==> xenon <==
## bfcpu_core
module bfcpu_core
(
    input  logic CLK,
    input  logic RES_N,
    output logic        BUS_REQ,
    output logic        BUS_WRITE,
    output logic [15:0] BUS_ADDR,
    output logic [ 7:0] BUS_WDATA,
    input  logic [ 7:0] BUS_RDATA,
    input  logic        BUS_RDY,
    output logic        IO_REQ,
    output logic        IO_WRITE,
    output logic [ 1:0] IO_ADDR,
    output logic [ 7:0] IO_WDATA,
    input  logic [ 7:0] IO_RDATA,
    input  logic        IO_RDY
);
export LEC_CHECK = 0
export CAP_MARGIN = 30
export CELL_PAD_IN_SITES_DETAIL_PLACEMENT = 1
export CELL_PAD_IN_SITES_GLOBAL_PLACEMENT = 2
export CORE_MARGIN = 7
export CORE_UTILIZATION = 32
export CTS_CLUSTER_DIAMETER = 67
export GPL_ROUTABILITY_DRIVEN = 0
export GPL_TIMING_DRIVEN = 1
export HOLD_SLACK_MARGIN = 0.25
export MIN_ROUTING_LAYER = met2
export PLACE_DENSITY = 0.51
export SETUP_SLACK_MARGIN = 3.57
export SLEW_MARGIN = 20
export TNS_END_PERCENT = 90
create_clock -name core_clock -period 15.1 [get_ports {CLK}]
run.sh (not shown) runs the stock make flow with config.mk's settings and CLKGATE_MAP_FILE=.
==> inputs of cedar, as changes to xenon <==
==> flow/config.mk (replaced) <==
export PLATFORM = sky130hd
export DESIGN_NAME = bfcpu_core
export DESIGN_NICKNAME = bfcpu_core
export VERILOG_FILES = /design/flow/design.v
export SDC_FILE = /design/flow/constraint.sdc
export NUM_CORES = 4
export LEC_CHECK = 0
export CAP_MARGIN = 20
export CORE_MARGIN = 2
export CORE_UTILIZATION = 40
export SLEW_MARGIN = 20
==> flow/constraint.sdc (replaced) <==
create_clock -name core_clock -period 9.74 [get_ports {CLK}]
set_input_delay 1.9480 -clock core_clock [delete_from_list [all_inputs] [get_ports {CLK}]]
set_output_delay 1.9480 -clock core_clock [all_outputs]
set_load 0.01 [all_outputs]
==> inputs of umber, as changes to xenon <==
==> flow/config.mk (replaced) <==
export PLATFORM = sky130hd
export DESIGN_NAME = bfcpu_core
export DESIGN_NICKNAME = bfcpu_core
export VERILOG_FILES = /design/flow/design.v
export SDC_FILE = /design/flow/constraint.sdc
export NUM_CORES = 4
export LEC_CHECK = 0
export ABC_AREA = 1
export CAP_MARGIN = 20
export CELL_PAD_IN_SITES_DETAIL_PLACEMENT = 1
export CORE_ASPECT_RATIO = 1.09
export CORE_MARGIN = 2
export CORE_UTILIZATION = 70
export CTS_CLUSTER_DIAMETER = 331
export GPL_TIMING_DRIVEN = 0
export HOLD_SLACK_MARGIN = 0.1
export MAX_ROUTING_LAYER = met4
export MIN_ROUTING_LAYER = met2
export SETUP_SLACK_MARGIN = 2.18
export SLEW_MARGIN = 20
export TNS_END_PERCENT = 70
==> flow/constraint.sdc (replaced) <==
create_clock -name core_clock -period 10.0 [get_ports {CLK}]
set_input_delay 2.0000 -clock core_clock [delete_from_list [all_inputs] [get_ports {CLK}]]
set_output_delay 2.0000 -clock core_clock [all_outputs]
set_load 0.01 [all_outputs]
==> comparison <==
umber never finished: it broke off in detailed placement (3_5_place_dp). cedar ran to the end with no violations. xenon went through all stages and came out clean. Against cedar, the via count of xenon is higher by 36%. Against umber, the area after synthesis of cedar is smaller by 1.1%. Between xenon and cedar, the lower worst setup slack is in cedar (gap 3.5 ns). Against xenon, the total power of cedar is higher by about 40%. Synthesized cell count: umber is higher than cedar (about 40%). Die size, highest first: xenon, cedar, umber. Against xenon, the design area of cedar is lower by 2.9%. Of cedar and xenon, cedar has the higher sequential power (gap 52%, measured against xenon). In xenon the register-to-register slack is better than in cedar, by 5.0 ns. In xenon the first-iteration DRC count is larger than in cedar, by 79%. Of xenon and cedar, cedar has the higher clock power (gap about 21%, measured against cedar).
==> figures <==
Result of the run: cedar finished clean; umber stopped before the end; xenon finished clean
Stage where the flow stopped: cedar -; umber detailed placement (3_5_place_dp); xenon -
Multiplexer area fraction after synthesis: cedar 18.92%; umber 0.2982%; xenon 18.92%
Detailed-route via count: cedar 24.08k; umber -; xenon 32.85k
Clock network latency to the later pin of the worst-skew pair: cedar 0.63 ns; umber -; xenon 0.65 ns
Area overhead of the layout relative to synthesis: cedar 11.12%; umber -; xenon 14.49%
N_taps: cedar 959; umber -; xenon 1186
Count of cell instances traversed by the critical path: cedar 21; umber -; xenon 18
Met2 wire length: cedar 45.65 mm; umber -; xenon 62.29 mm
Headroom to the max-slew limit: cedar 21.34%; umber -; xenon 24.11%
Clk power: cedar 2160 uW; umber -; xenon 1700 uW
Initial core utilization: cedar 40.39%; umber 71.33%; xenon 32.25%
Critical hold path startpoint: cedar U_CACHE.ic_v2$_DFFE_PN0P_; umber -; xenon U_CACHE.ic_v3$_DFFE_PN0P_
RSZ-0062 raised after global routing: cedar no; umber -; xenon no
Endpoint of the most critical register-to-register path: cedar U_CPU.pc[15]$_DFFE_PN0P_; umber -; xenon U_CPU.pc[15]$_DFFE_PN0P_
Flop pwr share: cedar 36.4%; umber -; xenon 33.3%
Final instance area: cedar 32750 um^2; umber -; xenon 33740 um^2
Placed standard-cell area: cedar 30850 um^2; umber -; xenon 31190 um^2
Grt met3 use: cedar 3.723%; umber -; xenon 47.55%
AO/OA Area Share: cedar 16.40%; umber 19.18%; xenon 16.40%
Antenna violations before repair: cedar 3; umber -; xenon 2
Remaining routing DRC violations: cedar 0; umber -; xenon 0
Count of sequential standard cells: cedar 479; umber -; xenon 479
Share of the clock period used by the worst path: cedar 96.41%; umber -; xenon 74.78%
Power is estimated from default activity; no workload was simulated.
